job 9480:
## cordic_pipelined
module cordic_pipelined(clk, z0, xn, yn);
  parameter z_width = 12; 
  parameter iter_width = 17;   
  input clk;
  input signed [z_width:0] z0;
  output reg signed [iter_width:0] xn, yn;
  parameter N = 10;  
  reg [(N-1):0] d;
  wire signed [iter_width:0] x [N:0];
  wire signed [iter_width:0] y [N:0];
  wire signed [z_width:0] z [N:0];
  reg signed [z_width:0] z_start;
  assign x[0] = 'b01_0011_0110_1110_1001;   
  assign y[0] = 0;
  assign z[0] = z_start;
  reg [(N-1):0] flip;
  wire flip_in;
  assign flip_in = ((z0[z_width]==1) && (z0 < 'h1A60)) || 
   	((z0[z_width]==0) && (z0 > 'h05A0));    
  always @ (posedge clk)
    flip <= {flip[(N-2):0], flip_in};
  always @ (flip, x[N], y[N]) begin
    if (flip[N-1]) begin    
  	xn = ~( x[N]-1 );  
	yn = ~( y[N]-1 );  
    end
    else begin		 
	xn = x[N];	 
	yn = y[N];	 
    end
  end
  always @ (z0) begin
    if (((z0[z_width]==1) && (z0 < 'h1A60)) || 
   	((z0[z_width]==0) && (z0 > 'h05A0))) begin    
	if (z0[z_width] == 1) begin 			 
	    z_start = z0 + 'hB40; 	   
	end
	else begin
	    z_start = z0 - 'hB40;	   
	end
    end
    else begin
	z_start = z0; 
    end
  end
  wire signed [z_width:0] arctan [(N-1):0];
  assign arctan[0] = 'b0_0010_1101_0000;  
  assign arctan[1] = 'b0_0001_1010_1001;  
  assign arctan[2] = 'b0_0000_1110_0000;  
  assign arctan[3] = 'b0_0000_0111_0010;  
  assign arctan[4] = 'b0_0000_0011_1001;  
  assign arctan[5] = 'b0_0000_0001_1100;  
  assign arctan[6] = 'b0_0000_0000_1110;  
  assign arctan[7] = 'b0_0000_0000_0111;  
  assign arctan[8] = 'b0_0000_0000_0011;  
  assign arctan[9] = 'b0_0000_0000_0001;  
  genvar i;
  generate
    for(i=0; i<N; i=i+1)
      begin: stage_generate
        cordic_stage #(.i(i)) stage_i
        (
          .clk(clk), 
          .x_i(x[i]), .x_o(x[i+1]), 
          .y_i(y[i]), .y_o(y[i+1]), 
          .z_i(z[i]), .z_o(z[i+1]),
          .arctan(arctan[i])
        );
  ...
For scale: roughly 430 flip-flops, roughly 50 I/O pins, ~29000 um^2 of cells after synthesis.
clock: 5.0 ns
lec_check: 0
cap_margin: 20
core_margin: 2
core_utilization: 40
cts_cluster_diameter: 150
hold_slack_margin: 0.21
place_density: 0.36
slew_margin: 20
run.sh (not shown) runs the stock make flow with config.mk's settings and CLKGATE_MAP_FILE=.
diff inputs: job 9480 => job 3073
# job 9480
export LEC_CHECK = 0
export CAP_MARGIN = 20
export CORE_MARGIN = 2
export CORE_UTILIZATION = 40
export CTS_CLUSTER_DIAMETER = 150
export HOLD_SLACK_MARGIN = 0.21
export PLACE_DENSITY = 0.36
export SLEW_MARGIN = 20
create_clock -name core_clock -period 5.0 [get_ports {clk}]
# job 3073
export LEC_CHECK = 0
export CAP_MARGIN = 20
export CORE_MARGIN = 2
export CORE_UTILIZATION = 70
export CTS_CLUSTER_SIZE = 36
export PLACE_DENSITY = 0.35
export SETUP_SLACK_MARGIN = 0.94
export SLEW_MARGIN = 20
create_clock -name core_clock -period 3.62 [get_ports {clk}]
Notes after the runs:
Job 3073 failed in global routing (5_1_grt) with GRT-0232. Changes observed in job 3073 relative to job 9480: I/O pin total neither gained nor lost much; pre-CTS setup slack lost 0.41 ns; die height lost about 24%; share of the synthesized netlist area taken by xor and xnor gates neither gained nor lost much. Re fraction of the yosys area taken by sequential cells: no difference whatsoever between job 3073 and job 9480. Diff job 9480..job 3073 | share of synthesized area spent on multiplexers | unchanged. NOTE width of the die job 9480->job 3073 decreased by more than 10%. For the starting utilization of the core area, job 3073 came in 30 points higher than job 9480 did.
The inputs of job 7073 differ from those of job 3073 as listed below.
# job 3073
export LEC_CHECK = 0
export CAP_MARGIN = 20
export CORE_MARGIN = 2
export CORE_UTILIZATION = 70
export CTS_CLUSTER_SIZE = 36
export PLACE_DENSITY = 0.35
export SETUP_SLACK_MARGIN = 0.94
export SLEW_MARGIN = 20
create_clock -name core_clock -period 3.62 [get_ports {clk}]
# job 7073
export LEC_CHECK = 0
export CAP_MARGIN = 20
export CORE_MARGIN = 2
export CORE_UTILIZATION = 66
export CTS_CLUSTER_DIAMETER = 141
export SLEW_MARGIN = 20
create_clock -name core_clock -period 3.32 [get_ports {clk}]
## What came out
Post-CTS setup repair buffer count (higher): job 3073. Compared with job 3073, job 7073 shows standard cell core area that has gone up by a few percent. [flow] job 7073 | stages: complete | final checks: fail | reason: negative setup slack. Sum of net half-perimeters after detailed placement was lower in job 3073 than in job 7073. Across both runs, horizontal die dimension was higher for job 7073 than for job 3073. What job 7073 reported for die size has to be multiplied by 0.944 to get the figure for job 3073. Looking at post-place setup slack, job 7073 sits 0.34 ns below job 3073. Row post-detailed-placement cell area: job 7073 higher / job 3073 lower.

========
== pepper ==
The RTL this note starts from:
==> flow/design.v <==
`timescale 1ns/100ps
module cordic_stage(clk, x_i, y_i, z_i, x_o, y_o, z_o, arctan);
  parameter z_width = 12; 
  parameter iter_width = 17;  	 
  parameter i=0;  		 
  input signed [z_width:0] arctan;
  input clk;
  input signed [iter_width:0] x_i, y_i;
  input signed [z_width:0] z_i;
  output [iter_width:0] x_o, y_o;
  output [z_width:0] z_o;
  reg d;
  reg signed [iter_width:0] x_o, x_next;
  reg signed [iter_width:0] y_o, y_next;
  reg signed [z_width:0] z_o, z_next;
  always @ (posedge clk)
    begin
      x_o <= x_next;
      y_o <= y_next;
      z_o <= z_next; 
    end
  always @(*)
    begin    
      d = (z_i[11] == 0) ? 0 : 1;
      if(d == 0) begin
        x_next = x_i - (y_i >>> i);
        y_next = y_i + (x_i >>> i);
        z_next = z_i - arctan;
      end
      else begin
        x_next = x_i + (y_i >>> i);
        y_next = y_i - (x_i >>> i);
        z_next = z_i + arctan;
      end
  end
endmodule
`timescale 1ns/100ps
module cordic_pipelined(clk, z0, xn, yn);
  parameter z_width = 12; 
  parameter iter_width = 17;   
  input clk;
  input signed [z_width:0] z0;
  output reg signed [iter_width:0] xn, yn;
  parameter N = 10;  
  reg [(N-1):0] d;
  wire signed [iter_width:0] x [N:0];
  wire signed [iter_width:0] y [N:0];
  wire signed [z_width:0] z [N:0];
  reg signed [z_width:0] z_start;
  assign x[0] = 'b01_0011_0110_1110_1001;   
  assign y[0] = 0;
  assign z[0] = z_start;
  reg [(N-1):0] flip;
  wire flip_in;
  assign flip_in = ((z0[z_width]==1) && (z0 < 'h1A60)) || 
   	((z0[z_width]==0) && (z0 > 'h05A0));    
  always @ (posedge clk)
    flip <= {flip[(N-2):0], flip_in};
  always @ (flip, x[N], y[N]) begin
    if (flip[N-1]) begin    
  	xn = ~( x[N]-1 );  
	yn = ~( y[N]-1 );  
    end
    else begin		 
	xn = x[N];	 
	yn = y[N];	 
    end
  end
  always @ (z0) begin
    if (((z0[z_width]==1) && (z0 < 'h1A60)) || 
   	((z0[z_width]==0) && (z0 > 'h05A0))) begin    
	if (z0[z_width] == 1) begin 			 
	    z_start = z0 + 'hB40; 	   
	end
	else begin
	    z_start = z0 - 'hB40;	   
	end
    end
    else begin
	z_start = z0; 
    end
  end
  wire signed [z_width:0] arctan [(N-1):0];
  assign arctan[0] = 'b0_0010_1101_0000;  
  assign arctan[1] = 'b0_0001_1010_1001;  
  assign arctan[2] = 'b0_0000_1110_0000;  
  assign arctan[3] = 'b0_0000_0111_0010;  
  assign arctan[4] = 'b0_0000_0011_1001;  
  assign arctan[5] = 'b0_0000_0001_1100;  
  assign arctan[6] = 'b0_0000_0000_1110;  
  assign arctan[7] = 'b0_0000_0000_0111;  
  assign arctan[8] = 'b0_0000_0000_0011;  
  assign arctan[9] = 'b0_0000_0000_0001;  
  genvar i;
  generate
    for(i=0; i<N; i=i+1)
      begin: stage_generate
        cordic_stage #(.i(i)) stage_i
        (
          .clk(clk), 
          .x_i(x[i]), .x_o(x[i+1]), 
          .y_i(y[i]), .y_o(y[i+1]), 
          .z_i(z[i]), .z_o(z[i+1]),
          .arctan(arctan[i])
        );
      end
  endgenerate
endmodule
Settings: LEC_CHECK=0, ABC_AREA=1, CAP_MARGIN=5, CELL_PAD_IN_SITES_DETAIL_PLACEMENT=2, CORE_ASPECT_RATIO=1.23, CORE_MARGIN=2, CORE_UTILIZATION=52, CTS_CLUSTER_DIAMETER=208, GPL_TIMING_DRIVEN=1, HOLD_SLACK_MARGIN=0.21, PLACE_DENSITY=0.36, SETUP_SLACK_MARGIN=0.81, SLEW_MARGIN=15; clock period 6.32 ns.
pepper is listed as incomplete: the tool reported an error in 3_5_place_dp and the run ended there.
diff inputs: pepper => tundra
- CORE_UTILIZATION changed from 52 to 72
- PLACE_DENSITY changed from 0.36 to 0.67
- SLEW_MARGIN changed from 15 to 20
- SETUP_SLACK_MARGIN changed from 0.81 to 0.45
- GPL_TIMING_DRIVEN removed (was 1)
- CORE_ASPECT_RATIO removed (was 1.23)
- CAP_MARGIN changed from 5 to 20
- CTS_CLUSTER_DIAMETER removed (was 208)
- HOLD_SLACK_MARGIN removed (was 0.21)
- CELL_PAD_IN_SITES_DETAIL_PLACEMENT removed (was 2)
- ABC_AREA removed (was 1)
- the clock period (ns, I/O delays scaled along) changed from 6.32 to 3.54
--- outcome ---
- In the flow results for tundra and pepper, the die area is larger on pepper.
- Sequential-to-total area share from yosys stat on tundra is up relative to pepper.
- tundra against pepper: area reported by Yosys stat went down by 1.0%; number of placement rows went down 23; area after synthesis went down by about 1%.
- tundra: synthesized area per cell 13% above pepper
- Of tundra and pepper, not a single run came through the flow clean.
The following lists how amber was set up differently from tundra:
- changing PLACE_DENSITY from 0.67 to 0.35
- changing SETUP_SLACK_MARGIN from 0.45 to 0.96
- setting CTS_CLUSTER_DIAMETER to 141 for the first time
- changing the clock period (ns, I/O delays scaled along) from 3.54 to 3.32
==> comparison <==
Run status, amber: aborted in 5_1_grt, error DPL-0038. | total placed cells including tap cells | amber vs tundra | ≈ equal |. Re cell area after synthesis: no difference whatsoever between amber and tundra. Summary — post-placement setup slack, amber relative to tundra: lower, by 0.23 ns. Share of synthesized area occupied by flip-flops and latches came out exactly the same in tundra and amber. Diff amber..tundra | starting utilization of the core area | unchanged. Reported for tundra and amber, chip area estimate from yosys synthesis turned out identical to the last digit.
Modified inputs, garnet compared to amber
- PLACE_DENSITY removed (was 0.35)
- SETUP_SLACK_MARGIN removed (was 0.96)
- CORE_UTILIZATION changed from 72 to 40
- CTS_CLUSTER_DIAMETER removed (was 141)
- the clock period (ns, I/O delays scaled along) changed from 3.32 to 4.25
==> results <==
- Both conditions hold for garnet: the flow ran to the end and the final layout passed the timing, DRC and antenna checks.
- amber terminated abnormally: 5_1_grt reported DPL-0038.
- Diff amber -> garnet | total die size | increase of 78%
- There was hardly any difference in xor and xnor fraction of the mapped netlist area between garnet and amber.
- garnet against amber: total core area picked up an extra 0.032 mm^2; total placed instance area lost 4.0%; cell row count picked up an extra 25.
- Compared garnet vs amber, and die outline width is up in garnet.
- Pre-CTS setup slack | garnet above amber

========
Setup of the reference run:
// cordic_pipelined: RTL as listed in full above, without the edits since
clock: 6.32 ns
lec_check: 0
abc_area: 1
cap_margin: 5
cell_pad_in_sites_detail_placement: 2
core_aspect_ratio: 1.23
core_margin: 2
core_utilization: 40
cts_cluster_diameter: 208
gpl_timing_driven: 0
hold_slack_margin: 0.21
place_density: 0.36
setup_slack_margin: 0.81
slew_margin: 15
The reference run finished every step from synthesis to the final layout, and the layout passed the timing, DRC and antenna checks.
What the trial run does differently from the reference run at the input level:
Settings: SLEW_MARGIN: 15 -> 20; PLACE_DENSITY: 0.36 -> unset; CORE_UTILIZATION: 40 -> 65; ABC_AREA: 1 -> unset; CAP_MARGIN: 5 -> 20; HOLD_SLACK_MARGIN: 0.21 -> unset; CELL_PAD_IN_SITES_DETAIL_PLACEMENT: 2 -> unset; GPL_TIMING_DRIVEN: 0 -> unset; SETUP_SLACK_MARGIN: 0.81 -> unset; CORE_ASPECT_RATIO: 1.23 -> unset; CTS_CLUSTER_DIAMETER: 208 -> unset; the clock period (ns, I/O delays scaled along): 6.32 -> 4.48.
### Flow results
- Core utilization at floorplan, the trial run and the reference run: higher on the trial run
- The reference run → the trial run: area fraction in and, or, nand and nor cells moved down.
- The final setup skew in the trial run sits 0.0094 ns below the value recorded for the reference run.

========
// cordic_pipelined: RTL as listed in full above, without the edits since
Settings: LEC_CHECK=0, ABC_AREA=1, CAP_MARGIN=40, CELL_PAD_IN_SITES_DETAIL_PLACEMENT=0, CORE_MARGIN=7, CORE_UTILIZATION=22, CTS_CLUSTER_SIZE=19, GPL_ROUTABILITY_DRIVEN=1, GPL_TIMING_DRIVEN=0, HOLD_SLACK_MARGIN=0.11, MAX_ROUTING_LAYER=met4, MIN_ROUTING_LAYER=met2, SLEW_MARGIN=20; clock period 4.31 ns.
Then changed:
- ABC_AREA: 1 -> not set
- CAP_MARGIN: 40 -> 20
- CELL_PAD_IN_SITES_DETAIL_PLACEMENT: 0 -> not set
- CORE_MARGIN: 7 -> 2
- CORE_UTILIZATION: 22 -> 70
- CTS_CLUSTER_SIZE: 19 -> 36
- GPL_ROUTABILITY_DRIVEN: 1 -> not set
- GPL_TIMING_DRIVEN: 0 -> not set
- HOLD_SLACK_MARGIN: 0.11 -> not set
- MAX_ROUTING_LAYER: met4 -> not set
- MIN_ROUTING_LAYER: met2 -> not set
- clock period: 4.31 -> 3.62 ns (I/O delays scaled with it)
What happened:
- cell count decreases by 29%
- setup slack loses 0.22 ns
- cell area decreases by 2.6%
- global-route usage is higher by 16 points
- sequential share of layout area came out higher by 0.71 points
- core utilization came out higher by 54 points
- clock-buffer cell count goes up by 5
- die area decreases by 70%
- worst hold slack stays flat
Then changed:
- CORE_UTILIZATION: 70 -> 40
- CTS_CLUSTER_SIZE: 36 -> not set
- clock period: 3.62 -> 5.0 ns (I/O delays scaled with it)
The changed run completed without violations.
Via count came out lower by a little under a tenth.
Final area goes down slightly.
Global-route usage decreases by 15 points.
Then changed:
- CORE_UTILIZATION: 40 -> 71
- CTS_CLUSTER_SIZE: not set -> 62
- HOLD_SLACK_MARGIN: not set -> -0.1
- PLACE_DENSITY: not set -> 0.79
- clock period: 5.0 -> 3.69 ns (I/O delays scaled with it)
The new run finished with timing, DRC and antenna clean. Non-clock buffer count climbs by 81. Synthesized area does not change. Global-route usage climbs by 17 points. Register-to-register slack degrades by 0.80 ns. Final area climbs by about 0.37%. Hold slack barely changes. Wire length climbs by 15%.

========
Starts from the design.v that is shown in full above.
clock: 6.71 ns
lec_check: 0
cap_margin: 10
cell_pad_in_sites_detail_placement: 2
cell_pad_in_sites_global_placement: 1
core_aspect_ratio: 0.82
core_margin: 2
core_utilization: 70
cts_cluster_size: 59
gpl_routability_driven: 1
gpl_timing_driven: 0
min_routing_layer: met2
place_density_lb_addon: 0.17
setup_slack_margin: 0.64
slew_margin: 35
The starting point did not get past global placement without I/O on FLW-0024.
Change:
- ABC_AREA: unset -> 1
- CAP_MARGIN: 10 -> 20
- CELL_PAD_IN_SITES_DETAIL_PLACEMENT: 2 -> unset
- CELL_PAD_IN_SITES_GLOBAL_PLACEMENT: 1 -> unset
- CORE_ASPECT_RATIO: 0.82 -> unset
- CORE_UTILIZATION: 70 -> 58
- CTS_CLUSTER_DIAMETER: unset -> 227
- CTS_CLUSTER_SIZE: 59 -> unset
- GPL_ROUTABILITY_DRIVEN: 1 -> unset
- GPL_TIMING_DRIVEN: 0 -> unset
- MIN_ROUTING_LAYER: met2 -> unset
- PLACE_DENSITY: unset -> 0.35
- PLACE_DENSITY_LB_ADDON: 0.17 -> unset
- SETUP_SLACK_MARGIN: 0.64 -> unset
- SLEW_MARGIN: 35 -> 20
- clock period: 6.71 -> 2.72 ns (I/O delays scaled with it)
With this change the flow produced a layout that fails on setup timing.
Die area is higher by 21%.
Area after synthesis went up by 1.0%.
Synthesized cell count rises by 14%.
Change:
- ABC_AREA: 1 -> unset
- CORE_UTILIZATION: 58 -> 72
- CTS_CLUSTER_DIAMETER: 227 -> 141
- SETUP_SLACK_MARGIN: unset -> 0.97
- clock period: 2.72 -> 3.32 ns (I/O delays scaled with it)
Effect:
- This time the run did not get past global routing (GRT-0232)
- die size drops by 20%
- synthesized cell count went down by 13%
- area after synthesis drops by 1.0%
Change:
- HOLD_SLACK_MARGIN: unset -> -0.06
- PLACE_DENSITY: 0.35 -> 0.64
- SETUP_SLACK_MARGIN: 0.97 -> unset
The changed run finished but failed the layout checks on setup timing.
Die size stays the same.
Synthesized area stays the same.
Synthesized cell count does not change.
Change:
- CORE_UTILIZATION: 72 -> 71
- HOLD_SLACK_MARGIN: -0.06 -> unset
- PLACE_DENSITY: 0.64 -> 0.35
- SETUP_SLACK_MARGIN: unset -> 0.96
Outcome: With this change the flow stopped in global routing on GRT-0232. Synthesized cell count is unchanged. Area after synthesis stays the same. Die area climbs by 1.4%.
